===== design/flow/constraint.sdc =====
create_clock -name core_clock -period 6.81 [get_ports {clk}]
set_input_delay 1.3620 -clock core_clock [delete_from_list [all_inputs] [get_ports {clk}]]
set_output_delay 1.3620 -clock core_clock [all_outputs]
set_load 0.01 [all_outputs]

===== design/flow/run.sh =====
#!/bin/bash
# the make line also repeats each setting of config.mk as NAME=value (left out here)
make -C /OpenROAD-flow-scripts/flow DESIGN_CONFIG=/design/flow/config.mk WORK_HOME=/design/flow/orfs CLKGATE_MAP_FILE= finish

===== design/flow/config.mk =====
export PLATFORM = sky130hd
export DESIGN_NAME = ConvEngine
export DESIGN_NICKNAME = ConvEngine
export VERILOG_FILES = /design/flow/design.v
export SDC_FILE = /design/flow/constraint.sdc
export NUM_CORES = 4
export LEC_CHECK = 0
export ABC_AREA = 1
export CAP_MARGIN = 20
export CELL_PAD_IN_SITES_DETAIL_PLACEMENT = 0
export CORE_ASPECT_RATIO = 0.71
export CORE_MARGIN = 2
export CORE_UTILIZATION = 72
export CTS_CLUSTER_DIAMETER = 231
export CTS_CLUSTER_SIZE = 56
export GPL_ROUTABILITY_DRIVEN = 0
export GPL_TIMING_DRIVEN = 1
export MAX_ROUTING_LAYER = met4
export PLACE_DENSITY_LB_ADDON = 0.08
export SETUP_SLACK_MARGIN = 2.02
export SLEW_MARGIN = 20

===== design/flow/design.v =====
module MUX(input [31:0] DMAport, output reg [24:0] out0, out1, out2, out3, out4, out5);
	always @ (*) begin
		out0 = 25'b0;
		out1 = 25'b0;
		out2 = 25'b0;
		out3 = 25'b0;
		out4 = 25'b0;
		out5 = 25'b0;
		case(DMAport[2:0])
			3'b000: out0 = DMAport[31:7];
			3'b001: out1 = DMAport[31:7];
			3'b010: out2 = DMAport[31:7];
			3'b011: out3 = DMAport[31:7];
			3'b100: out4 = DMAport[31:7];
			3'b101: out5 = DMAport[31:7];
			default:;
		endcase
	end
endmodule
module Register(input clk, input rst, input enable, input [23:0] datain, output reg [23:0] dataout);
	always @ (posedge clk or posedge rst) begin
		if (rst)
			dataout <= 24'b0;
		else if(enable)
			dataout <= datain;
	end
endmodule
module Wallace_BaughWooley (
    input  signed [7:0] a,
    input  signed [7:0] b,
    output signed [15:0] prod
);
    assign prod = a * b;
endmodule
module ConvEngine (
    input         clk,
    input         rst,
    input  [31:0] DMAport,        
    input         acc_enable,     
    input         acc_clear,      
    output [31:0] result          
);
    wire [24:0] mux_out0, mux_out1, mux_out2, mux_out3, mux_out4, mux_out5;
    MUX demux (
        .DMAport(DMAport),
        .out0(mux_out0),
        .out1(mux_out1),
        .out2(mux_out2),
        .out3(mux_out3),
        .out4(mux_out4),
        .out5(mux_out5)
    );
    wire [23:0] reg_data [5:0];
    Register reg0 (
        .clk(clk),
        .rst(rst),
        .enable(mux_out0[0]),
        .datain(mux_out0[24:1]),
        .dataout(reg_data[0])
    );
    Register reg1 (
        .clk(clk),
        .rst(rst),
        .enable(mux_out1[0]),
        .datain(mux_out1[24:1]),
        .dataout(reg_data[1])
    );
    Register reg2 (
        .clk(clk),
        .rst(rst),
        .enable(mux_out2[0]),
        .datain(mux_out2[24:1]),
        .dataout(reg_data[2])
    );
    Register reg3 (
        .clk(clk),
        .rst(rst),
        .enable(mux_out3[0]),
        .datain(mux_out3[24:1]),
        .dataout(reg_data[3])
    );
    Register reg4 (
        .clk(clk),
        .rst(rst),
        .enable(mux_out4[0]),
        .datain(mux_out4[24:1]),
        .dataout(reg_data[4])
    );
    Register reg5 (
        .clk(clk),
        .rst(rst),
        .enable(mux_out5[0]),
        .datain(mux_out5[24:1]),
        .dataout(reg_data[5])
    );
    wire signed [7:0] pixel [8:0];
    wire signed [7:0] kernel [8:0];
    assign pixel[0] = reg_data[0][23:16];
    assign pixel[1] = reg_data[0][15:8];
    assign pixel[2] = reg_data[0][7:0];
    assign pixel[3] = reg_data[1][23:16];
    assign pixel[4] = reg_data[1][15:8];
    assign pixel[5] = reg_data[1][7:0];
    assign pixel[6] = reg_data[2][23:16];
    assign pixel[7] = reg_data[2][15:8];
    assign pixel[8] = reg_data[2][7:0];
    assign kernel[0] = reg_data[3][23:16];
    assign kernel[1] = reg_data[3][15:8];
    assign kernel[2] = reg_data[3][7:0];
    assign kernel[3] = reg_data[4][23:16];
    assign kernel[4] = reg_data[4][15:8];
    assign kernel[5] = reg_data[4][7:0];
    assign kernel[6] = reg_data[5][23:16];
    assign kernel[7] = reg_data[5][15:8];
    assign kernel[8] = reg_data[5][7:0];
    wire signed [15:0] prod [8:0];
    Wallace_BaughWooley mult0 (.a(pixel[0]), .b(kernel[0]), .prod(prod[0]));
    Wallace_BaughWooley mult1 (.a(pixel[1]), .b(kernel[1]), .prod(prod[1]));
    Wallace_BaughWooley mult2 (.a(pixel[2]), .b(kernel[2]), .prod(prod[2]));
    Wallace_BaughWooley mult3 (.a(pixel[3]), .b(kernel[3]), .prod(prod[3]));
    Wallace_BaughWooley mult4 (.a(pixel[4]), .b(kernel[4]), .prod(prod[4]));
    Wallace_BaughWooley mult5 (.a(pixel[5]), .b(kernel[5]), .prod(prod[5]));
    Wallace_BaughWooley mult6 (.a(pixel[6]), .b(kernel[6]), .prod(prod[6]));
    Wallace_BaughWooley mult7 (.a(pixel[7]), .b(kernel[7]), .prod(prod[7]));
    Wallace_BaughWooley mult8 (.a(pixel[8]), .b(kernel[8]), .prod(prod[8]));
    wire signed [31:0] prod_ext [8:0];
    assign prod_ext[0] = {{16{prod[0][15]}}, prod[0]};
    assign prod_ext[1] = {{16{prod[1][15]}}, prod[1]};
    assign prod_ext[2] = {{16{prod[2][15]}}, prod[2]};
    assign prod_ext[3] = {{16{prod[3][15]}}, prod[3]};
    assign prod_ext[4] = {{16{prod[4][15]}}, prod[4]};
    assign prod_ext[5] = {{16{prod[5][15]}}, prod[5]};
    assign prod_ext[6] = {{16{prod[6][15]}}, prod[6]};
    assign prod_ext[7] = {{16{prod[7][15]}}, prod[7]};
    assign prod_ext[8] = {{16{prod[8][15]}}, prod[8]};
    wire signed [31:0] sum_products;
    assign sum_products = prod_ext[0] + prod_ext[1] + prod_ext[2] +
                          prod_ext[3] + prod_ext[4] + prod_ext[5] +
                          prod_ext[6] + prod_ext[7] + prod_ext[8];
    reg signed [31:0] accumulator;
    always @(posedge clk or posedge rst) begin
        if (rst) begin
            accumulator <= 32'b0;
        end else if (acc_clear) begin
            accumulator <= 32'b0;
        end else if (acc_enable) begin
            accumulator <= accumulator + sum_products;
        end
    end
    assign result = accumulator;
endmodule

==> out/qor.yml, run 1 <==
routed_wl_um: 109000
clock_latency_ps: 490
via_count: 28600
clkSlewWorstSetupHoldPaths_ps: 80
slew_headroom_pct: 45.6
ctsRootBufferMaster: "clkbuf_16"
syn_area_per_cell_um2: 8.84
timing.fmax_ghz: 0.123
min_path_cells: 2
r2r_cells: 30
outcome: "complete, but fails checks"
crit_path_start: "reg0.dataout[23]"
die_area_um2: 52700
top_cells_by_area: "fa_1 (50%), inv_1 (15%), dfrtp_1 (12%)"
so_faults: "negative setup slack"
r2r_end: "accumulator[22]"
synth_top_cell_by_area: "fa_1"
top_logic_kind: "adder cells"
path_delay_family: "adder cells"
common_cells: "inv_1 (1422), fa_1 (908), nand2_1 (809)"
grt_overflow: 0
warnings: 40
post-route-period-util_pct: 119
place_area_um2: 41100
finClkSkew_ps: 18.2
yosysWarnings: 3
netlist-cell-type-count: 40
synthMostInstantiatedCell: "inv_1"
comb_area_um2: 27600
place_hpwl_um: 87400
port_buffers: 63
first_global_vias: 30400
max_stage_delay_ps: 580
clockBufferDepth: 2
final_nets: 5662
ys_sh_aoi_pct: 3.63
ys_seq_share_pct: 12.0
ant_nets: 0
grt_use_total_pct: 44.6
critical_path_arrival_ps: 8540
routed_via_density: 5.51
ys_sh_mux_pct: 0
drv_cap: 0
fillCellCount: 2613
dp.cells: 5089
layout_setup_ws_ps: -1310
xor_area_share_pct: 0.167
ctsHoldBuffers: 0
numCtsBuffers: 17
fin_cells: 5194
ff_type: "dfrtp_1"
die_x_um: 272
drc_errors: 0
async_flop_share_pct: 100
cp_max_fo: 5
fin_area_um2: 43300
grt_max_degree: 125
fp_nets: 5302
worstMarginPinSlew_ps: 816
yosys.area_share.simple_pct: 10.9
setup_viol: 27
antenna_found_initial: 2
startpoint_type: "register"
grt_setup_unrepaired: "yes"
edf_count: 0
grt_pass1_wl_um: 170000
postSynthCellCount: 4143
placementRows: 69
yosys.area_share.adder_pct: 57.0
worstReg2RegStart: "reg0.dataout[23]"
min_to: "accumulator[12]"
top_cell_area_share_pct: 49.6
worstSetupEndpointType: "register"
synth-area-yosys_um2: 36600
path_common_cell: "fa_1"
die_height_um: 194
hold_viol: 0
endpoint: "accumulator[22]"
min_path_type: "register to register"
coreArea_um2: 50200
drt_iter0_markers: 3355
crit_required_ps: 7230
drtPass1Iterations: 8
seqCellArea_um2: 4470
syn-cell-area_um2: 36600
worst-path-buf-inv: 11
tritoncts: "yes"
fp_util_pct: 73.0
htreeDepth: 4
area_delta_synth_final_pct: 18.1
synth-seq-cells: 176
pin_count: 68
cts_sinks: 176
crit_cells: 30
ys_cells: 4143
worstSetupPathType: "register to register"
slew_viol_final: 0
hold_start: "accumulator[12]"
crit_path_top_delay_cell: "fa_1"
hold_slack_ps: 546
fin_crit_ps: 8120
post_drt_wl_per_cell_um: 21.0
reg2reg_slack_ps: -1310
==> through the flow <==
step                      utilization [%]  setup WS (ps)  TNS, ps
final                                86.3          -1310   -25260
after global placement               81.9          -1100   -22360
after floorplan                         -           -545    -8500
after global routing                 86.2          -1410   -29730
after CTS                            84.9          -1030   -20980
after detailed placement             81.9          -1300   -26010
==> layer usage <==
metal  part of all wire [%]  vias up  GRT usage, %  wire length [um]
met4                    4.0        0          13.7              4320
met1                     38    14200          63.1             41500
met5                      0        -             -                 0
met2                     43     1931          60.6             46800
li1                       -    12200             -                 -
met3                     15      319          16.7             16500
==> final cells by class <==
class	count	share of cell area (%)
diodes	5	0.0289
well taps	674	1.95
multi-input cells	2373	63.8
clock buffers	23	1.15
inverters	1424	12.4
repair buffers	511	10.0
clock inverters	8	0.240
flip-flops and latches	176	10.3
==> timing repair <==
item                                    4_1_cts  5_1_grt
cloned                                        0        0
pin swaps                                   122      113
setup buffers                                37       32
resized                                     235      142
endpoints found under the setup margin       30       30
==> run 2, diff against run 1 <==
CAP_MARGIN = 0   (was 20)
CELL_PAD_IN_SITES_DETAIL_PLACEMENT = unset   (was 0)
CORE_ASPECT_RATIO = unset   (was 0.71)
CTS_CLUSTER_DIAMETER = 365   (was 231)
CTS_CLUSTER_SIZE = 10   (was 56)
GPL_ROUTABILITY_DRIVEN = unset   (was 0)
GPL_TIMING_DRIVEN = unset   (was 1)
MAX_ROUTING_LAYER = unset   (was met4)
PLACE_DENSITY_LB_ADDON = unset   (was 0.08)
SETUP_SLACK_MARGIN = unset   (was 2.02)
TNS_END_PERCENT = 10   (was unset)
clock period = 5.51 ns   (was 6.81 ns; I/O delays follow)
==> out/qor.yml, run 2 <==
outcome: "complete, but fails checks"
so_faults: "negative setup slack"
yosys.area_share.simple_pct: 10.9
dp.cells: 5117
netlist-cell-type-count: 40
cts_sinks: 176
ys_sh_aoi_pct: 3.63
common_cells: "inv_1 (1422), fa_1 (908), nand2_1 (809)"
async_flop_share_pct: 100
grt_use_met2_pct: 63.3
fin_cells: 5166
edf_count: 0
routed_wl_um: 102000
drt_iter0_markers: 2762
fin_tns_setup_ps: -60000
synth-seq-cells: 176
setup_viol: 29
max_stage_delay_ps: 590
top_cell_area_share_pct: 49.6
endpoint: "accumulator[22]"
grt_use_met3_pct: 11.4
worstSetupEndpointType: "register"
fin_crit_ps: 7910
final_nets: 5638
post_drt_wl_per_cell_um: 19.8
min_path_type: "register to register"
fp_util_pct: 73.0
drc_errors: 0
die_height_um: 230
grt_use_total_pct: 42.1
syn_area_per_cell_um2: 8.84
synth-area-yosys_um2: 36600
ys_seq_share_pct: 12.0
via_count: 27400
critical_path_arrival_ps: 8300
port_buffers: 63
placementRows: 82
gp_congestion: 0.929
hold_viol: 0
grt_setup_unrepaired: "yes"
grt_overflow: 0
min_path_cells: 1
post-route-period-util_pct: 144
hold_slack_ps: 559
tritoncts: "yes"
grt.busiest_layer: "met2"
warnings: 42
comb_area_um2: 27000
yosysWarnings: 3
slew_viol_final: 0
ff_type: "dfrtp_1"
dp_slack_ps: -2490
routed_via_density: 5.31
crit_path_top_delay_cell: "fa_2"
postSynthCellCount: 4143
min_to: "accumulator[0]"
ys_cells: 4143
cp_max_fo: 8
place_hpwl_um: 87400
pin_count: 68
synthMostInstantiatedCell: "inv_1"
top_cells_by_area: "fa_1 (50%), inv_1 (15%), dfrtp_1 (12%)"
fp_nets: 5302
slew_headroom_pct: 36.0
fillCellCount: 3044
startpoint_type: "register"
ctsRootBufferMaster: "clkbuf_16"
worstSetupPathType: "register to register"
worstReg2RegStart: "reg1.dataout[23]"
xor_area_share_pct: 0.167
syn-cell-area_um2: 36600
timing.fmax_ghz: 0.126
crit_required_ps: 5900
first_global_vias: 29900
r2r_end: "accumulator[22]"
ys_sh_mux_pct: 0
clock_latency_ps: 510
crit_cells: 26
ant_nets: 0
seqCellArea_um2: 4450
grt_pass1_wl_um: 164000
clockBufferDepth: 2
grt_max_degree: 104
top_logic_kind: "adder cells"
coreArea_um2: 50200
r2r_cells: 26
synth_top_cell_by_area: "fa_1"
area_delta_synth_final_pct: 15.6
die_x_um: 230
worst-path-buf-inv: 6
gr-usage-met1_pct: 57.2
numCtsBuffers: 17
antenna_found_initial: 2
clkSlewWorstSetupHoldPaths_ps: 80
htreeDepth: 4
layout_setup_ws_ps: -2400
finClkSkew_ps: 12.8
worstMarginPinSlew_ps: 957
reg2reg_slack_ps: -2400
crit_path_start: "reg1.dataout[23]"
drv_cap: 0
yosys.area_share.adder_pct: 57.0
ctsHoldBuffers: 0
place_area_um2: 41300
die_area_um2: 52700
hold_start: "accumulator[0]"
drtPass1Iterations: 6
fin_area_um2: 42300
path_delay_family: "adder cells"
run 2: stage by stage:
stage	utilization, %
2_1_floorplan	-
3_3_place_gp	82.3
3_5_place_dp	82.3
4_1_cts	84.0
5_1_grt	84.4
6_report	84.4
run 2: final cells by class:
type | instances | area share [%]
Multi-Input combinational cell | 2373 | 63.8
Inverter | 1424 | 12.7
Sequential cell | 176 | 10.5
Timing Repair Buffer | 487 | 9.52
Tap cell | 672 | 1.99
Clock buffer | 20 | 1.08
Clock inverter | 12 | 0.405
Antenna cell | 2 | 0.0118
run 2: what timing repair did:
| action | in CTS | in global routing |
|---|---|---|
| endpoints found under the setup margin | 29 | 30 |
| cloned | 0 | 0 |
| resized | 57 | 56 |
| pin swaps | 17 | 22 |
| setup buffers | 10 | 5 |
run 2: metal layers:
| metal | share of wire (%) | wire length [um] |
|---|---|---|
| met1 | 38 | 38400 |
| met4 | 5.9 | 6070 |
| met2 | 46 | 46600 |
| met3 | 11 | 11000 |
| met5 | 0.075 | 77 |
==> run 3, diff against run 2 <==
CAP_MARGIN = 20   (was 0)
CELL_PAD_IN_SITES_DETAIL_PLACEMENT = 0   (was unset)
CORE_UTILIZATION = 70   (was 72)
CTS_CLUSTER_DIAMETER = 231   (was 365)
CTS_CLUSTER_SIZE = 56   (was 10)
GPL_ROUTABILITY_DRIVEN = 0   (was unset)
GPL_TIMING_DRIVEN = 1   (was unset)
MAX_ROUTING_LAYER = met4   (was unset)
PLACE_DENSITY_LB_ADDON = 0.12   (was unset)
SETUP_SLACK_MARGIN = 0.18   (was unset)
SLEW_MARGIN = 40   (was 20)
TNS_END_PERCENT = unset   (was 10)
clock period = 7.05 ns   (was 5.51 ns; I/O delays follow)
==> out/qor.yml, run 3 <==
die_area_um2: 54200
reg2reg_slack_ps: -990
xor_area_share_pct: 0.167
max_stage_delay_ps: 760
fp_util_pct: 71.1
drv_cap: 0
final_nets: 5657
synth-seq-cells: 176
r2r_cells: 31
syn-cell-area_um2: 36600
ys_sh_aoi_pct: 3.63
r2r_end: "accumulator[24]"
routed_wl_um: 109000
hold_start: "accumulator[2]"
ctsRootBufferMaster: "clkbuf_16"
top_cell_area_share_pct: 49.6
ant_nets: 0
slew_headroom_pct: 54.2
timing.fmax_ghz: 0.124
worstMarginPinSlew_ps: 686
tritoncts: "yes"
ys_cells: 4143
top_logic_kind: "adder cells"
die_x_um: 233
grt_use_total_pct: 42.7
die_height_um: 233
met3_length_um: 12700
grt_overflow: 0
endpoint: "accumulator[24]"
dr.max_layer_used: "met4"
warnings: 37
place_area_um2: 41000
grt_pass1_wl_um: 165000
path_delay_family: "adder cells"
min_path_cells: 1
worstSetupPathType: "register to register"
m1WireLength_um: 36900
async_flop_share_pct: 100
synthMostInstantiatedCell: "inv_1"
via_count: 28700
routed_via_density: 5.52
startpoint_type: "register"
edf_count: 0
ys_seq_share_pct: 12.0
so_faults: "negative setup slack"
placementRows: 83
post_drt_wl_per_cell_um: 20.9
setup_viol: 27
layout_setup_ws_ps: -992
cp_max_fo: 4
ys_sh_mux_pct: 0
cts_sinks: 176
fp_nets: 5302
antenna_found_initial: 1
yosys.area_share.simple_pct: 10.9
min_to: "accumulator[2]"
numCtsBuffers: 17
clkSlewWorstSetupHoldPaths_ps: 80
crit_cells: 31
top_cells_by_area: "fa_1 (50%), inv_1 (15%), dfrtp_1 (12%)"
fin_crit_ps: 8040
worstReg2RegStart: "reg0.dataout[23]"
area_delta_synth_final_pct: 18.0
yosysWarnings: 3
min_path_type: "register to register"
crit_required_ps: 7460
fin_area_um2: 43300
synth-area-yosys_um2: 36600
port_buffers: 63
postSynthCellCount: 4143
finClkSkew_ps: 16.3
critical_path_arrival_ps: 8450
clockBufferDepth: 2
routed-wl-met2_um: 50700
worst-path-buf-inv: 11
slew_viol_final: 0
first_global_vias: 30500
synth_top_cell_by_area: "fa_1"
crit_path_top_delay_cell: "fa_2"
post-route-period-util_pct: 114
common_cells: "inv_1 (1422), fa_1 (908), nand2_1 (809)"
drt_iter0_markers: 2959
yosys.area_share.adder_pct: 57.0
coreArea_um2: 51500
syn_area_per_cell_um2: 8.84
pin_count: 68
outcome: "complete, but fails checks"
clock_latency_ps: 530
ff_type: "dfrtp_1"
grt_max_degree: 96
worstSetupEndpointType: "register"
ctsHoldBuffers: 0
grt_setup_unrepaired: "yes"
htreeDepth: 4
drc_errors: 0
crit_path_start: "reg0.dataout[23]"
drtPass1Iterations: 6
hold_viol: 0
netlist-cell-type-count: 40
place_hpwl_um: 84400
## run 3: timing repair
action | in CTS | in global routing
gates resized | 190 | 192
endpoints found under the setup margin | 27 | 28
gates cloned | 1 | 0
setup buffers | 44 | 28
pin swaps | 92 | 136
## run 3: cell type report
cell class	instances	area [um^2]
inverter	1424	5380
tap	680	851
fill	2847	8260
antenna	2	5.00
clock buffer	17	425
sequential	176	4440
clock inverter	15	156
timing repair buffer	506	4370
multi-input combinational	2373	27600
## run 3: layer usage
metal	track usage, %	up-vias
met5	-	-
met4	22.6	0
met3	11.1	483
met2	64.5	1818
met1	53.5	14200
li1	-	12200
## run 3: per-stage QoR
stage | setup slack, ps | setup TNS, ps | instances | util (%) | hold slack [ps]
final | -992 | -19790 | 5193 | 84.0 | 566
after global placement | -856 | -16230 | 5085 | 79.5 | 517
after CTS | -785 | -14850 | 5163 | 82.5 | 571
after detailed placement | -873 | -18210 | 5086 | 79.6 | 545
after global routing | -1190 | -24270 | 5193 | 84.0 | 592
after floorplan | -305 | -3900 | 4143 | - | 481
==> run 4, diff against run 3 <==
ABC_AREA = unset   (was 1)
CELL_PAD_IN_SITES_DETAIL_PLACEMENT = unset   (was 0)
CORE_UTILIZATION = 37   (was 70)
CTS_CLUSTER_DIAMETER = 271   (was 231)
CTS_CLUSTER_SIZE = 97   (was 56)
GPL_ROUTABILITY_DRIVEN = 1   (was 0)
MAX_ROUTING_LAYER = unset   (was met4)
MIN_ROUTING_LAYER = met1   (was unset)
PLACE_DENSITY_LB_ADDON = 0.07   (was 0.12)
SETUP_SLACK_MARGIN = -0.1   (was 0.18)
SLEW_MARGIN = 20   (was 40)
clock period = 5.5 ns   (was 7.05 ns; I/O delays follow)
==> out/qor.yml, run 4 <==
outcome: "complete, but fails checks"
fillCellCount: 9226
ys_seq_share_pct: 12.3
dp_slack_ps: -3270
fp_nets: 4522
grt_pass1_wl_um: 165000
so_faults: "negative setup slack"
worstSetupPathType: "register to register"
grt_max_degree: 96
synth-area-yosys_um2: 35700
ff_type: "dfrtp_1"
path_common_cell: "fa_1"
placementRows: 114
finClkSkew_ps: 20.7
crit_path_start: "reg0.dataout[23]"
synthMostInstantiatedCell: "inv_1"
yosys.area_share.simple_pct: 9.95
min_to: "reg4.dataout[20]"
top_logic_kind: "adder cells"
cp_max_fo: 4
final_nets: 4982
post-route-period-util_pct: 155
drv_cap: 0
die_area_um2: 99100
ctsRootBufferMaster: "clkbuf_16"
synth_top_cell_by_area: "fa_1"
fin_cells: 5112
routed_via_density: 4.54
slew_viol_final: 0
crit_required_ps: 5940
port_buffers: 63
synth-seq-cells: 176
first_global_vias: 26900
routed_wl_um: 103000
area_delta_synth_final_pct: 20.3
timing.fmax_ghz: 0.117
via_count: 23200
coreArea_um2: 96300
clkSlewWorstSetupHoldPaths_ps: 80
htreeDepth: 4
common_cells: "inv_1 (1044), fa_1 (908), and2_1 (307)"
fp_util_pct: 37.1
path_delay_family: "adder cells"
crit_path_top_delay_cell: "fa_2"
hold_slack_ps: 603
tritoncts: "yes"
critical_path_arrival_ps: 8960
syn-cell-area_um2: 35700
ys_sh_mux_pct: 5.04
gp_congestion: 0.862
yosys.area_share.adder_pct: 58.4
top_cell_area_share_pct: 50.9
edf_count: 0
post_drt_wl_per_cell_um: 20.2
grt_setup_unrepaired: "yes"
xor_area_share_pct: 0.858
dp.cells: 5024
slew_headroom_pct: 35.4
drtPass1Iterations: 5
die_x_um: 315
warnings: 37
ctsHoldBuffers: 0
grt_overflow: 0
syn_area_per_cell_um2: 10.6
hold_viol: 0
startpoint_type: "register"
postSynthCellCount: 3363
async_flop_share_pct: 100
ys_sh_aoi_pct: 1.89
place_hpwl_um: 91300
drt_iter0_markers: 1005
fin_crit_ps: 8520
layout_setup_ws_ps: -3020
ys_cells: 3363
clock_latency_ps: 520
reg2reg_slack_ps: -3020
netlist-cell-type-count: 57
grt_use_total_pct: 22.7
endpoint: "accumulator[31]"
top_cells_by_area: "fa_1 (51%), dfrtp_1 (12%), inv_1 (11%)"
numCtsBuffers: 17
r2r_cells: 28
worstSetupEndpointType: "register"
fin_util_pct: 44.7
min_path_cells: 1
die_height_um: 315
ant_nets: 0
setup_viol: 29
max_stage_delay_ps: 580
r2r_end: "accumulator[31]"
antenna_found_initial: 1
clockBufferDepth: 2
worst-path-buf-inv: 8
worstMarginPinSlew_ps: 969
drc_errors: 0
worstReg2RegStart: "reg0.dataout[23]"
crit_cells: 28
yosysWarnings: 3
cts_sinks: 176
pin_count: 68
min_path_type: "register to register"
hold_start: "reg4.dataout[20]"
run 4: per-layer routing:
layer	global-route usage (%)	up-vias	wire length, um
met2	37.9	353	51500
met3	3.10	76	3760
met4	5.58	2	2390
met1	31.2	12200	45800
met5	0	-	13
li1	-	10500	-
run 4: what timing repair did:
item                       in CTS  in global routing
setup endpoints to repair      29                 30
setup buffers                  38                 25
pin swaps                     105                107
resized                       133                119
run 4: final cells by class:
| cell class | count | area (um^2) | share of cell area (%) |
|---|---|---|---|
| multi-input cells | 2086 | 28200 | 65.6 |
| flip-flops and latches | 176 | 4460 | 10.4 |
| repair buffers | 498 | 4200 | 9.77 |
| inverters | 1044 | 3930 | 9.14 |
| well taps | 1276 | 1600 | 3.71 |
| clock buffers | 18 | 429 | 0.998 |
| clock inverters | 13 | 173 | 0.402 |
| diodes | 1 | 2.50 | 0.00582 |
run 4: through the flow:
step                      setup TNS (ps)  area (um^2)
after detailed placement          -73920        41100
after global routing              -78180        43000
final                             -71000        43000
after floorplan                   -51690        36200
after global placement            -74030        41100
after CTS                         -71050        42500
==> run 5, diff against run 4 <==
CELL_PAD_IN_SITES_DETAIL_PLACEMENT = 0   (was unset)
CORE_UTILIZATION = 72   (was 37)
CTS_CLUSTER_DIAMETER = unset   (was 271)
CTS_CLUSTER_SIZE = 56   (was 97)
GPL_ROUTABILITY_DRIVEN = 0   (was 1)
MAX_ROUTING_LAYER = met4   (was unset)
MIN_ROUTING_LAYER = unset   (was met1)
PLACE_DENSITY_LB_ADDON = 0.0   (was 0.07)
SETUP_SLACK_MARGIN = 2.65   (was -0.1)
SLEW_MARGIN = 40   (was 20)
clock period = 9.4 ns   (was 5.5 ns; I/O delays follow)
==> out/qor.yml, run 5 <==
yosys.area_share.simple_pct: 9.95
die_x_um: 227
ys_sh_mux_pct: 5.04
fin_util_pct: 81.0
worstReg2RegStart: "reg0.dataout[23]"
htreeDepth: 4
hold_slack_ps: 562
critical_path_arrival_ps: 9220
pin_count: 68
synth-seq-cells: 176
placementRows: 81
antenna_found_initial: 0
syn-cell-area_um2: 35700
cp_max_fo: 7
routed_wl_um: 91500
crit_required_ps: 9830
clock_latency_ps: 510
worst-path-buf-inv: 8
slew_headroom_pct: 56.4
numCtsBuffers: 17
worstMarginPinSlew_ps: 655
min_to: "reg2.dataout[13]"
r2r_cells: 28
drc_errors: 0
yosys.area_share.adder_pct: 58.4
edf_count: 0
crit_cells: 28
clockBufferDepth: 2
postSynthCellCount: 3363
top_logic_kind: "adder cells"
xor_area_share_pct: 0.858
worstSetupEndpointType: "register"
yosysWarnings: 3
ys_sh_aoi_pct: 1.89
timing.fmax_ghz: 0.114
reg2reg_slack_ps: 610
routed_via_density: 5.59
drt_iter0_markers: 1765
path_common_cell: "fa_1"
ant_nets: 0
top_cells_by_area: "fa_1 (51%), dfrtp_1 (12%), inv_1 (11%)"
grt_max_degree: 128
async_flop_share_pct: 100
path_delay_family: "adder cells"
min_path_cells: 1
ys_cells: 3363
area_delta_synth_final_pct: 10.9
die_area_um2: 51400
netlist-cell-type-count: 57
fin_area_um2: 39700
ff_type: "dfrtp_1"
grt_use_total_pct: 40.3
hold_start: "reg2.dataout[13]"
final_nets: 4696
tritoncts: "yes"
dp_slack_ps: 272
slew_viol_final: 0
post_drt_wl_per_cell_um: 21.7
ctsHoldBuffers: 0
common_cells: "inv_1 (1044), fa_1 (908), and2_1 (307)"
fin_tns_setup_ps: 0
grt_pass1_wl_um: 147000
fp_util_pct: 73.0
setup_viol: 0
finClkSkew_ps: 13.7
clkSlewWorstSetupHoldPaths_ps: 80
grt_overflow: 0
endpoint: "accumulator[31]"
layout_setup_ws_ps: 607
synth-area-yosys_um2: 35700
ctsRootBufferMaster: "clkbuf_16"
warnings: 38
via_count: 23500
die_height_um: 227
synth_top_cell_by_area: "fa_1"
coreArea_um2: 49000
drv_cap: 0
r2r_end: "accumulator[31]"
dp.cells: 4048
startpoint_type: "register"
crit_path_top_delay_cell: "fa_4"
drtPass1Iterations: 8
fin_crit_ps: 8790
ys_seq_share_pct: 12.3
diodes: 0
min_path_type: "register to register"
place_hpwl_um: 73100
outcome: "complete, no violations"
post-route-period-util_pct: 93.5
hold_viol: 0
grt_setup_unrepaired: "yes"
place_area_um2: 37400
fin_cells: 4214
cts_sinks: 176
syn_area_per_cell_um2: 10.6
max_stage_delay_ps: 650
top_cell_area_share_pct: 50.9
synthMostInstantiatedCell: "inv_1"
fp_nets: 4522
first_global_vias: 26900
port_buffers: 63
crit_path_start: "reg0.dataout[23]"
worstSetupPathType: "register to register"
==> run 5: final cells by class <==
type | instances | area (um^2)
timing repair buffer | 212 | 1880
clock buffer | 18 | 439
clock inverter | 14 | 143
tap | 664 | 831
sequential | 176 | 4470
inverter | 1044 | 3950
fill | 3002 | 9300
multi-input combinational | 2086 | 27900
==> run 5: routing by layer <==
metal,track usage (%),up-vias,routed length [um],share of wire (%)
met5,-,-,0,0
met4,22.8,0,6250,6.8
met3,7.98,275,7340,8.0
met2,60.9,994,44100,48
met1,51.6,12300,33800,37
li1,-,9989,-,-
==> run 5: timing repair <==
action	in CTS	in global routing
buffers inserted	76	57
resized	137	80
endpoints found under the setup margin	27	28
pin swaps	71	89
==> run 6, diff against run 5 <==
CORE_MARGIN = 5   (was 2)
CORE_UTILIZATION = 21   (was 72)
GPL_ROUTABILITY_DRIVEN = 1   (was 0)
PLACE_DENSITY = 0.78   (was unset)
PLACE_DENSITY_LB_ADDON = unset   (was 0.0)
SETUP_SLACK_MARGIN = unset   (was 2.65)
clock period = 6.9 ns   (was 9.4 ns; I/O delays follow)
==> out/qor.yml, run 6 <==
syn-cell-area_um2: 35700
yosys.area_share.simple_pct: 9.95
endpoint: "accumulator[29]"
reg2reg_slack_ps: -1700
antenna_found_initial: 8
ant_nets: 0
max_stage_delay_ps: 630
ys_seq_share_pct: 12.3
cts_sinks: 176
synth-area-yosys_um2: 35700
coreArea_um2: 169000
common_cells: "inv_1 (1044), fa_1 (908), and2_1 (307)"
hold_slack_ps: 597
ctsRootBufferMaster: "clkbuf_16"
ys_sh_mux_pct: 5.04
synth-seq-cells: 176
top_cell_area_share_pct: 50.9
placementRows: 151
pin_count: 68
worst-path-buf-inv: 9
grt_use_total_pct: 11.5
outcome: "complete, but fails checks"
path_common_cell: "fa_1"
dp_slack_ps: -1770
drtPass1Iterations: 5
fp_nets: 4522
yosysWarnings: 3
ys_cells: 3363
xor_area_share_pct: 0.858
postSynthCellCount: 3363
drv_cap: 0
die_height_um: 423
synthMostInstantiatedCell: "inv_1"
layout_setup_ws_ps: -1700
worstSetupEndpointType: "register"
diodes: 0
slew_viol_final: 0
port_buffers: 63
ctsHoldBuffers: 0
syn_area_per_cell_um2: 10.6
grt_setup_unrepaired: "yes"
die_area_um2: 179000
final_nets: 4934
synth_top_cell_by_area: "fa_1"
fp_util_pct: 21.1
place_area_um2: 41800
worstSetupPathType: "register to register"
netlist-cell-type-count: 57
cp_max_fo: 5
top_logic_kind: "adder cells"
r2r_cells: 29
startpoint_type: "register"
r2r_end: "accumulator[29]"
grt_overflow: 0
grt_pass1_wl_um: 155000
yosys.area_share.adder_pct: 58.4
drt_iter0_markers: 1424
crit_required_ps: 7290
timing.fmax_ghz: 0.116
crit_path_start: "reg0.dataout[23]"
so_faults: "negative setup slack"
post-route-period-util_pct: 125
htreeDepth: 4
area_delta_synth_final_pct: 21.2
gp_congestion: 0.904
min_to: "reg4.dataout[5]"
via_count: 24000
top_cells_by_area: "fa_1 (51%), dfrtp_1 (12%), inv_1 (11%)"
post_drt_wl_per_cell_um: 15.9
hold_start: "reg4.dataout[5]"
hold_viol: 0
first_global_vias: 27300
clockBufferDepth: 2
min_path_cells: 1
crit_path_top_delay_cell: "fa_2"
fin_crit_ps: 8600
async_flop_share_pct: 100
place_hpwl_um: 83000
worstReg2RegStart: "reg0.dataout[23]"
worstMarginPinSlew_ps: 670
grt_max_degree: 102
setup_viol: 27
warnings: 39
clock_latency_ps: 500
min_path_type: "register to register"
ys_sh_aoi_pct: 1.89
fillCellCount: 17600
critical_path_arrival_ps: 8990
fin_area_um2: 43300
path_delay_family: "adder cells"
ff_type: "dfrtp_1"
edf_count: 0
clkSlewWorstSetupHoldPaths_ps: 80
numCtsBuffers: 17
slew_headroom_pct: 55.3
tritoncts: "yes"
finClkSkew_ps: 20.1
routed_via_density: 4.00
drc_errors: 0
routed_wl_um: 95500
crit_cells: 29
die_x_um: 423
run 6: timing repair:
| action | CTS | global route |
|---|---|---|
| hold endpoints to repair | 0 | 0 |
| setup endpoints to repair | 27 | 27 |
| pin swaps | 71 | 69 |
| setup buffers | 16 | 27 |
| gates resized | 99 | 95 |
| gates cloned | 0 | 0 |
run 6: per-layer routing:
metal / track usage [%] / part of all wire [%] / up-vias
met2: 18.4 / 49 / 780
met1: 14.1 / 40 / 12600
met5: - / 0 / -
li1: - / - / 10500
met4: 5.10 / 5.2 / 0
met3: 2.09 / 6.4 / 206
run 6: per-stage QoR:
stage,cells,util (%),setup TNS (ps)
floorplan,3363,-,-14850
finish,6006,25.6,-29870
global placement,5933,24.7,-29780
global route,6006,25.6,-35800
detailed placement,5933,24.7,-32510
CTS,5980,25.3,-27780
run 6: cell type report:
cell class,instances,area (um^2),share of cell area [%]
Multi-Input combinational cell,2086,27900,64.3
Tap cell,2218,2780,6.40
Clock buffer,18,429,0.990
Inverter,1044,3940,9.08
Sequential cell,176,4460,10.3
Clock inverter,14,143,0.329
Timing Repair Buffer,450,3740,8.62
==> run 7, diff against run 6 <==
CELL_PAD_IN_SITES_DETAIL_PLACEMENT = unset   (was 0)
CORE_MARGIN = 2   (was 5)
CORE_UTILIZATION = 40   (was 21)
CTS_CLUSTER_SIZE = unset   (was 56)
GPL_ROUTABILITY_DRIVEN = unset   (was 1)
GPL_TIMING_DRIVEN = unset   (was 1)
MAX_ROUTING_LAYER = unset   (was met4)
PLACE_DENSITY = unset   (was 0.78)
SETUP_SLACK_MARGIN = 0.84   (was unset)
SLEW_MARGIN = 20   (was 40)
clock period = 9.49 ns   (was 6.9 ns; I/O delays follow)
==> out/qor.yml, run 7 <==
post_drt_wl_per_cell_um: 18.6
syn-cell-area_um2: 35700
ctsHoldBuffers: 0
min_to: "accumulator[0]"
ff_type: "dfrtp_1"
via_count: 21900
worstMarginPinSlew_ps: 897
comb_area_um2: 27600
hold_slack_ps: 575
place_area_um2: 38000
clockBufferDepth: 2
endpoint: "accumulator[31]"
drtPass1Iterations: 21
fin_crit_ps: 8660
die_area_um2: 91800
fin_cells: 4660
routed_via_density: 4.71
crit_path_top_delay_cell: "fa_4"
synth-seq-cells: 176
drv_cap: 0
numCtsBuffers: 17
top_cells_by_area: "fa_1 (51%), dfrtp_1 (12%), inv_1 (11%)"
post-route-period-util_pct: 91.3
ys_seq_share_pct: 12.3
clkSlewWorstSetupHoldPaths_ps: 90
cp_max_fo: 8
seqCellArea_um2: 4450
hold_start: "accumulator[0]"
grt_overflow: 0
grt_max_degree: 90
r2r_end: "accumulator[31]"
critical_path_arrival_ps: 9100
async_flop_share_pct: 100
worstSetupPathType: "register to register"
fp_util_pct: 40.4
grt.busiest_layer: "met2"
max_stage_delay_ps: 670
xor_area_share_pct: 0.858
min_path_type: "register to register"
yosys.area_share.simple_pct: 9.95
grt_pass1_wl_um: 141000
htreeDepth: 4
yosysWarnings: 3
synthMostInstantiatedCell: "inv_1"
grt_use_total_pct: 20.8
crit_required_ps: 9930
worst-path-buf-inv: 7
yosys.area_share.adder_pct: 58.4
worstReg2RegStart: "reg0.dataout[23]"
placementRows: 109
crit_cells: 27
fin_area_um2: 39400
cts_sinks: 176
path_common_cell: "fa_1"
antenna_found_initial: 3
grt_use_met3_pct: 3.23
r2r_cells: 27
grt_use_met2_pct: 34.1
gr-usage-met1_pct: 28.8
first_global_vias: 23900
hold_viol: 0
ys_sh_aoi_pct: 1.89
place_hpwl_um: 74900
min_path_cells: 2
die_x_um: 303
path_delay_family: "adder cells"
area_delta_synth_final_pct: 10.2
slew_viol_final: 0
common_cells: "inv_1 (1044), fa_1 (908), and2_1 (307)"
ant_nets: 0
fillCellCount: 8370
top_cell_area_share_pct: 50.9
crit_path_start: "reg0.dataout[23]"
postSynthCellCount: 3363
die_height_um: 303
fin_util_pct: 44.5
edf_count: 0
worstSetupEndpointType: "register"
tritoncts: "yes"
ys_sh_mux_pct: 5.04
ys_cells: 3363
warnings: 36
syn_area_per_cell_um2: 10.6
coreArea_um2: 88500
routed_wl_um: 86800
dp.cells: 4577
clock_latency_ps: 530
synth_top_cell_by_area: "fa_1"
port_buffers: 63
gp_congestion: 0.877
reg2reg_slack_ps: 830
setup_viol: 0
finClkSkew_ps: 25.1
grt_setup_unrepaired: "yes"
ctsRootBufferMaster: "clkbuf_16"
fp_nets: 4522
startpoint_type: "register"
drc_errors: 0
fin_tns_setup_ps: 0
synth-area-yosys_um2: 35700
timing.fmax_ghz: 0.115
drt_iter0_markers: 1166
final_nets: 4640
top_logic_kind: "adder cells"
slew_headroom_pct: 40.2
pin_count: 68
outcome: "complete, no violations"
netlist-cell-type-count: 57
-- run 7: timing repair --
action | CTS | global route
gates resized | 59 | 86
buffers inserted | 24 | 26
endpoints found under the hold margin | 0 | 0
endpoints found under the setup margin | 13 | 15
pin swaps | 22 | 54
-- run 7: cell type report --
type	count	area share [%]
antenna	1	0.00636
clock buffer	17	1.08
clock inverter	15	0.426
inverter	1044	10.0
multi-input combinational	2086	70.0
sequential	176	11.3
tap	1165	3.70
timing repair buffer	156	3.48
-- run 7: routing by layer --
layer / up-vias / wire, um
li1: 9868 / -
met1: 11500 / 36700
met2: 468 / 43200
met3: 70 / 4800
met4: 4 / 2070
met5: - / 27
-- run 7: per-stage QoR --
stage / setup slack (ps)
finish: 827
global route: 593
CTS: 758
detailed placement: 266
global placement: 290
floorplan: 857
==> run 8, diff against run 7 <==
CORE_UTILIZATION = 66   (was 40)
CTS_CLUSTER_DIAMETER = 42   (was unset)
CTS_CLUSTER_SIZE = 62   (was unset)
MAX_ROUTING_LAYER = met4   (was unset)
SETUP_SLACK_MARGIN = unset   (was 0.84)
clock period = 6.42 ns   (was 9.49 ns; I/O delays follow)
==> out/qor.yml, run 8 <==
outcome: "complete, but fails checks"
so_faults: "negative setup slack"
worstMarginPinSlew_ps: 959
layout_setup_ws_ps: -2200
crit_required_ps: 6790
crit_path_top_delay_cell: "fa_2"
r2r_cells: 29
warnings: 42
drtPass1Iterations: 5
ctsHoldBuffers: 0
startpoint_type: "register"
worstReg2RegStart: "reg3.dataout[20]"
grt_use_met3_pct: 9.27
gr-usage-met1_pct: 51.7
grt_use_total_pct: 39.3
pin_count: 68
place_hpwl_um: 82100
fp_nets: 4522
synthMostInstantiatedCell: "inv_1"
tritoncts: "yes"
yosys.area_share.adder_pct: 58.4
fin_util_pct: 78.4
r2r_end: "accumulator[27]"
drc_errors: 0
cts_sinks: 176
worstSetupPathType: "register to register"
min_path_cells: 1
clkSlewWorstSetupHoldPaths_ps: 90
ys_sh_mux_pct: 5.04
critical_path_arrival_ps: 9000
grt_use_met2_pct: 59.8
timing.fmax_ghz: 0.116
area_delta_synth_final_pct: 17.7
ant_nets: 0
max_stage_delay_ps: 580
htreeDepth: 4
path_delay_family: "adder cells"
crit_path_start: "reg3.dataout[20]"
die_height_um: 237
syn_area_per_cell_um2: 10.6
hold_slack_ps: 542
hold_start: "reg4.dataout[5]"
numCtsBuffers: 17
clockBufferDepth: 2
crit_cells: 29
post_drt_wl_per_cell_um: 21.8
fp_util_pct: 66.5
fin_crit_ps: 8620
top_cells_by_area: "fa_1 (51%), dfrtp_1 (12%), inv_1 (11%)"
post-route-period-util_pct: 134
hold_viol: 0
synth_top_cell_by_area: "fa_1"
gp_congestion: 0.956
first_global_vias: 28000
final_nets: 4985
die_area_um2: 56000
synth-area-yosys_um2: 35700
top_logic_kind: "adder cells"
slew_headroom_pct: 36.1
ys_sh_aoi_pct: 1.89
xor_area_share_pct: 0.858
fillCellCount: 3530
ctsRootBufferMaster: "clkbuf_16"
finClkSkew_ps: 17.8
postSynthCellCount: 3363
drt_iter0_markers: 1710
placementRows: 85
slew_viol_final: 0
yosys.area_share.simple_pct: 9.95
worstSetupEndpointType: "register"
syn-cell-area_um2: 35700
top_cell_area_share_pct: 50.9
grt.busiest_layer: "met2"
yosysWarnings: 3
setup_viol: 28
path_common_cell: "fa_1"
ff_type: "dfrtp_1"
coreArea_um2: 53700
grt_max_degree: 109
min_path_type: "register to register"
ys_seq_share_pct: 12.3
via_count: 24500
netlist-cell-type-count: 57
routed_wl_um: 98900
grt_pass1_wl_um: 158000
worst-path-buf-inv: 11
edf_count: 0
grt_overflow: 0
cp_max_fo: 4
min_to: "reg4.dataout[5]"
die_x_um: 237
async_flop_share_pct: 100
common_cells: "inv_1 (1044), fa_1 (908), and2_1 (307)"
clock_latency_ps: 510
port_buffers: 63
endpoint: "accumulator[27]"
grt_setup_unrepaired: "yes"
drv_cap: 0
reg2reg_slack_ps: -2200
synth-seq-cells: 176
antenna_found_initial: 0
routed_via_density: 5.39
ys_cells: 3363
## run 8: what timing repair did
| action | in CTS | in global routing |
|---|---|---|
| buffers inserted | 67 | 39 |
| pin swaps | 98 | 85 |
| resized | 146 | 107 |
| endpoints found under the setup margin | 28 | 28 |
## run 8: through the flow
| step | TNS (ps) | setup slack (ps) | area, um^2 | cells |
|---|---|---|---|---|
| 2_1_floorplan | -26250 | -1700 | 36200 | 3363 |
| 3_3_place_gp | -42420 | -2140 | 40000 | 4401 |
| 3_5_place_dp | -45610 | -2250 | 40000 | 4401 |
| 4_1_cts | -42050 | -2120 | 41500 | 4497 |
| 5_1_grt | -49080 | -2420 | 42100 | 4535 |
| 6_report | -43720 | -2200 | 42100 | 4536 |
## run 8: area by class of cell
class	instances	area (um^2)	area share (%)
inverters	1044	3930	9.34
diodes	1	2.50	0.00595
clock buffers	17	425	1.01
multi-input cells	2086	28000	66.6
clock inverters	15	211	0.502
well taps	696	871	2.07
flip-flops and latches	176	4480	10.6
repair buffers	501	4140	9.84
## run 8: layer usage
layer  vias to the layer above  part of all wire (%)
li1                      10500                     -
met2                       899                    47
met4                         0                   5.1
met5                         -                     0
met1                     12800                    39
met3                       206                   8.3
==> run 9, diff against run 8 <==
ABC_AREA = 1   (was unset)
CAP_MARGIN = 0   (was 20)
CORE_UTILIZATION = 72   (was 66)
CTS_CLUSTER_DIAMETER = 233   (was 42)
CTS_CLUSTER_SIZE = 100   (was 62)
MAX_ROUTING_LAYER = unset   (was met4)
clock period = 10.5 ns   (was 6.42 ns; I/O delays follow)
==> out/qor.yml, run 9 <==
first_global_vias: 26800
path_delay_family: "adder cells"
hold_start: "accumulator[13]"
fp_util_pct: 73.0
ctsRootBufferMaster: "clkbuf_16"
yosys.area_share.simple_pct: 10.9
fp_nets: 5302
min_to: "accumulator[13]"
endpoint: "accumulator[30]"
drc_errors: 0
top_logic_kind: "adder cells"
max_stage_delay_ps: 790
r2r_cells: 25
cts_resized: 0
via_count: 24700
htreeDepth: 4
clkSlewWorstSetupHoldPaths_ps: 80
outcome: "complete, no violations"
syn-cell-area_um2: 36600
grt_setup_unrepaired: "no"
postSynthCellCount: 4143
post-route-period-util_pct: 85.3
finClkSkew_ps: 12.0
reg2reg_slack_ps: 1550
ys_sh_mux_pct: 0
cts_sinks: 176
grt_max_degree: 69
fin_crit_ps: 8950
fillCellCount: 3681
drv_cap: 0
post_drt_wl_per_cell_um: 18.1
ctsHoldBuffers: 0
synth_top_cell_by_area: "fa_1"
grt_use_total_pct: 36.4
numCtsBuffers: 17
worst-path-buf-inv: 5
warnings: 36
grt_overflow: 0
netlist-cell-type-count: 40
ys_cells: 4143
r2r_end: "accumulator[30]"
min_path_type: "register to register"
placementRows: 82
worstReg2RegStart: "reg4.dataout[16]"
slew_viol_final: 0
critical_path_arrival_ps: 9330
routed_wl_um: 86300
die_area_um2: 52700
crit_required_ps: 10880
clockBufferDepth: 2
comb_area_um2: 26200
ys_sh_aoi_pct: 3.63
post_cts_buffers: 0
syn_area_per_cell_um2: 8.84
cp_max_fo: 9
drt_iter0_markers: 2199
coreArea_um2: 50200
final_nets: 5228
place_hpwl_um: 75300
routed_via_density: 5.20
min_path_cells: 2
clock_latency_ps: 480
grt_pass1_wl_um: 145000
async_flop_share_pct: 100
gp_congestion: 0.945
top_cell_area_share_pct: 49.6
synth-area-yosys_um2: 36600
hold_viol: 0
yosysWarnings: 3
crit_cells: 25
path_common_cell: "fa_1"
fin_tns_setup_ps: 0
yosys.area_share.adder_pct: 57.0
synth-seq-cells: 176
timing.fmax_ghz: 0.112
synthMostInstantiatedCell: "inv_1"
ys_seq_share_pct: 12.0
worstSetupEndpointType: "register"
crit_path_start: "reg4.dataout[16]"
drtPass1Iterations: 6
slew_headroom_pct: 33.9
edf_count: 0
area_delta_synth_final_pct: 4.06
die_height_um: 230
xor_area_share_pct: 0.167
die_x_um: 230
antenna_found_initial: 0
port_buffers: 63
pin_count: 68
tritoncts: "yes"
ant_nets: 0
startpoint_type: "register"
setup_viol: 0
crit_path_top_delay_cell: "fa_1"
ff_type: "dfrtp_1"
worstMarginPinSlew_ps: 989
top_cells_by_area: "fa_1 (50%), inv_1 (15%), dfrtp_1 (12%)"
common_cells: "inv_1 (1422), fa_1 (908), nand2_1 (809)"
worstSetupPathType: "register to register"
seqCellArea_um2: 4400
==> run 9: through the flow <==
| step | utilization (%) | cell area, um^2 | hold WS (ps) | cells | worst slack (ps) |
|---|---|---|---|---|---|
| after floorplan | - | 36600 | 481 | 4143 | 2640 |
| after global placement | 74.9 | 37600 | 527 | 4722 | 1680 |
| after detailed placement | 74.9 | 37600 | 535 | 4722 | 1590 |
| after CTS | 76.0 | 38100 | 554 | 4753 | 1550 |
| after global routing | 76.0 | 38100 | 591 | 4753 | 1070 |
| final | 76.0 | 38100 | 551 | 4754 | 1550 |
==> run 9: layer usage <==
layer | vias to the layer above | routed length, um | track usage, %
li1 | 11300 | - | -
met1 | 12300 | 35300 | 52.9
met2 | 965 | 40600 | 56.7
met3 | 145 | 6990 | 5.94
met4 | 0 | 3420 | 12.8
met5 | - | 0 | 0
==> run 9: final cells by class <==
type | count | share of cell area, %
Multi-Input combinational cell | 2373 | 68.8
Inverter | 1424 | 14.0
Sequential cell | 176 | 11.6
Tap cell | 672 | 2.21
Timing Repair Buffer | 77 | 1.93
Clock buffer | 17 | 1.12
Clock inverter | 14 | 0.328
Antenna cell | 1 | 0.00656
==> run 10, diff against run 9 <==
ABC_AREA = unset   (was 1)
CAP_MARGIN = 10   (was 0)
CELL_PAD_IN_SITES_DETAIL_PLACEMENT = 0   (was unset)
CTS_CLUSTER_DIAMETER = 308   (was 233)
CTS_CLUSTER_SIZE = 56   (was 100)
GPL_ROUTABILITY_DRIVEN = 0   (was unset)
GPL_TIMING_DRIVEN = 1   (was unset)
MAX_ROUTING_LAYER = met4   (was unset)
PLACE_DENSITY_LB_ADDON = 0.0   (was unset)
SETUP_SLACK_MARGIN = 2.65   (was unset)
SLEW_MARGIN = 40   (was 20)
clock period = 9.29 ns   (was 10.5 ns; I/O delays follow)
==> out/qor.yml, run 10 <==
outcome: "complete, no violations"
ys_sh_mux_pct: 5.04
syn-cell-area_um2: 35700
drtPass1Iterations: 5
routed_via_density: 5.63
synth-seq-cells: 176
edf_count: 0
ys_seq_share_pct: 12.3
hold_slack_ps: 591
yosysWarnings: 3
finClkSkew_ps: 17.0
grt_overflow: 0
fin_crit_ps: 8940
cp_max_fo: 7
layout_setup_ws_ps: 352
slew_headroom_pct: 48.1
hold_viol: 0
htreeDepth: 4
common_cells: "inv_1 (1044), fa_1 (908), and2_1 (307)"
top_logic_kind: "adder cells"
top_cells_by_area: "fa_1 (51%), dfrtp_1 (12%), inv_1 (11%)"
ctsRootBufferMaster: "clkbuf_16"
synth-area-yosys_um2: 35700
worstReg2RegStart: "reg3.dataout[17]"
area_delta_synth_final_pct: 10.2
fp_nets: 4522
first_global_vias: 26700
crit_path_start: "reg3.dataout[17]"
hold_start: "accumulator[2]"
grt_use_total_pct: 40.4
async_flop_share_pct: 100
die_area_um2: 51400
fin_tns_setup_ps: 0
place_area_um2: 37500
worst-path-buf-inv: 7
syn_area_per_cell_um2: 10.6
drc_errors: 0
via_count: 23500
clkSlewWorstSetupHoldPaths_ps: 90
grt_setup_unrepaired: "yes"
ff_type: "dfrtp_1"
timing.fmax_ghz: 0.112
yosys.area_share.adder_pct: 58.4
fin_cells: 4176
antenna_found_initial: 1
warnings: 39
r2r_end: "accumulator[31]"
cts_sinks: 176
endpoint: "accumulator[31]"
xor_area_share_pct: 0.858
path_delay_family: "adder cells"
netlist-cell-type-count: 57
grt_pass1_wl_um: 147000
min_path_type: "register to register"
synthMostInstantiatedCell: "inv_1"
critical_path_arrival_ps: 9390
crit_cells: 27
port_buffers: 63
place_hpwl_um: 73600
reg2reg_slack_ps: 350
diodes: 0
setup_viol: 0
crit_path_top_delay_cell: "fa_2"
drt_iter0_markers: 1794
pin_count: 68
crit_required_ps: 9740
fin_area_um2: 39400
post_drt_wl_per_cell_um: 21.7
drv_cap: 0
postSynthCellCount: 3363
numCtsBuffers: 17
ys_cells: 3363
worstSetupEndpointType: "register"
ctsHoldBuffers: 0
worstSetupPathType: "register to register"
min_path_cells: 2
die_height_um: 227
dp_slack_ps: 266
coreArea_um2: 49000
r2r_cells: 27
min_to: "accumulator[2]"
top_cell_area_share_pct: 50.9
clockBufferDepth: 2
synth_top_cell_by_area: "fa_1"
startpoint_type: "register"
dp.cells: 4051
clock_latency_ps: 520
worstMarginPinSlew_ps: 778
post-route-period-util_pct: 96.2
grt_max_degree: 124
fp_util_pct: 73.0
ant_nets: 0
tritoncts: "yes"
path_common_cell: "fa_1"
final_nets: 4658
yosys.area_share.simple_pct: 9.95
slew_viol_final: 0
routed_wl_um: 90700
fin_util_pct: 80.5
placementRows: 81
die_x_um: 227
ys_sh_aoi_pct: 1.89
max_stage_delay_ps: 680
==> run 10: layer usage <==
| metal | vias up | GRT usage (%) | wire [um] |
|---|---|---|---|
| met4 | 0 | 19.2 | 5100 |
| met1 | 12400 | 51.5 | 33400 |
| li1 | 9904 | - | - |
| met3 | 243 | 8.31 | 7460 |
| met2 | 1012 | 62.8 | 44700 |
| met5 | - | - | 0 |
==> run 10: final cells by class <==
class	count	area, um^2
clock inverter	15	170
timing repair buffer	174	1610
sequential	176	4470
multi-input combinational	2086	27900
inverter	1044	3950
clock buffer	17	425
fill	2998	9550
tap	664	831
==> run 10: what timing repair did <==
item	in CTS	in global routing
pin swaps	104	42
resized	182	33
setup buffers	71	22
endpoints found under the setup margin	28	28
==> run 11, diff against run 10 <==
CAP_MARGIN = 20   (was 10)
CELL_PAD_IN_SITES_DETAIL_PLACEMENT = unset   (was 0)
CTS_CLUSTER_DIAMETER = unset   (was 308)
CTS_CLUSTER_SIZE = 96   (was 56)
GPL_ROUTABILITY_DRIVEN = unset   (was 0)
GPL_TIMING_DRIVEN = unset   (was 1)
MAX_ROUTING_LAYER = unset   (was met4)
PLACE_DENSITY_LB_ADDON = unset   (was 0.0)
SETUP_SLACK_MARGIN = unset   (was 2.65)
SLEW_MARGIN = 20   (was 40)
TNS_END_PERCENT = 10   (was unset)
clock period = 6.69 ns   (was 9.29 ns; I/O delays follow)
==> out/qor.yml, run 11 <==
syn-cell-area_um2: 35700
port_buffers: 63
routed_wl_um: 97200
via_count: 24600
diodes: 0
crit_required_ps: 7170
async_flop_share_pct: 100
path_common_cell: "fa_2"
cp_max_fo: 5
crit_path_start: "reg1.dataout[23]"
post_drt_wl_per_cell_um: 22.0
die_area_um2: 51400
cts_sinks: 176
max_stage_delay_ps: 670
synthMostInstantiatedCell: "inv_1"
so_faults: "negative setup slack"
top_logic_kind: "adder cells"
fp_util_pct: 73.0
gp_congestion: 0.949
synth-area-yosys_um2: 35700
min_path_type: "register to register"
hold_start: "reg4.dataout[20]"
worstSetupEndpointType: "register"
worst-path-buf-inv: 9
critical_path_arrival_ps: 9090
synth-seq-cells: 176
worstReg2RegStart: "reg1.dataout[23]"
min_path_cells: 1
setup_viol: 27
path_delay_family: "adder cells"
ys_seq_share_pct: 12.3
grt_max_degree: 84
common_cells: "inv_1 (1044), fa_1 (908), and2_1 (307)"
clock_latency_ps: 530
layout_setup_ws_ps: -1930
drc_errors: 0
crit_cells: 29
edf_count: 0
ff_type: "dfrtp_1"
final_nets: 4910
slew_headroom_pct: 51.0
slew_viol_final: 0
place_hpwl_um: 81600
syn_area_per_cell_um2: 10.6
ys_cells: 3363
fin_util_pct: 83.6
hold_viol: 0
die_height_um: 227
grt_setup_unrepaired: "yes"
reg2reg_slack_ps: -1930
drt_iter0_markers: 2058
startpoint_type: "register"
htreeDepth: 4
drtPass1Iterations: 5
post-route-period-util_pct: 129
antenna_found_initial: 1
die_x_um: 227
fin_crit_ps: 8620
drv_cap: 0
grt_pass1_wl_um: 157000
warnings: 39
routed_via_density: 5.56
r2r_cells: 29
top_cell_area_share_pct: 50.9
fillCellCount: 2829
clkSlewWorstSetupHoldPaths_ps: 90
outcome: "complete, but fails checks"
fp_nets: 4522
top_cells_by_area: "fa_1 (51%), dfrtp_1 (12%), inv_1 (11%)"
pin_count: 68
tritoncts: "yes"
grt_use_total_pct: 41.8
yosys.area_share.simple_pct: 9.95
endpoint: "accumulator[29]"
postSynthCellCount: 3363
synth_top_cell_by_area: "fa_1"
worstSetupPathType: "register to register"
numCtsBuffers: 17
ys_sh_mux_pct: 5.04
worstMarginPinSlew_ps: 733
yosys.area_share.adder_pct: 58.4
finClkSkew_ps: 18.9
first_global_vias: 28300
yosysWarnings: 3
ctsRootBufferMaster: "clkbuf_16"
clockBufferDepth: 2
xor_area_share_pct: 0.858
ant_nets: 0
ys_sh_aoi_pct: 1.89
crit_path_top_delay_cell: "fa_2"
min_to: "reg4.dataout[20]"
placementRows: 81
grt_overflow: 0
coreArea_um2: 49000
netlist-cell-type-count: 57
fin_tns_setup_ps: -35350
timing.fmax_ghz: 0.116
area_delta_synth_final_pct: 14.5
r2r_end: "accumulator[29]"
ctsHoldBuffers: 0
==> run 11: area by class of cell <==
type,instances,area (um^2),area share [%]
multi-input cells,2086,27600,67.6
flip-flops and latches,176,4460,10.9
inverters,1044,3930,9.61
repair buffers,426,3460,8.45
well taps,664,831,2.03
clock buffers,17,425,1.04
clock inverters,15,164,0.401
==> run 11: per-stage QoR <==
| stage | instances | worst slack [ps] | cell area (um^2) | hold slack (ps) |
|---|---|---|---|---|
| floorplan | 3363 | -1470 | 35900 | 567 |
| global placement | 4369 | -1920 | 39700 | 511 |
| detailed placement | 4369 | -2100 | 39700 | 520 |
| CTS | 4406 | -1960 | 40600 | 537 |
| global route | 4428 | -2140 | 40900 | 570 |
| finish | 4428 | -1930 | 40900 | 554 |
==> run 11: layer usage <==
metal	up-vias	part of all wire [%]	track usage, %	routed length (um)
li1	10400	-	-	-
met1	12800	38	55.8	36900
met2	1114	47	64.2	45700
met3	293	8.8	10.1	8510
met4	0	6.3	22.3	6120
met5	-	0	0	0
==> run 11: timing repair <==
| item | in CTS | in global routing |
|---|---|---|
| setup buffers | 5 | 22 |
| pin swaps | 39 | 46 |
| gates resized | 67 | 66 |
| cloned | 0 | 0 |
| setup endpoints to repair | 27 | 28 |
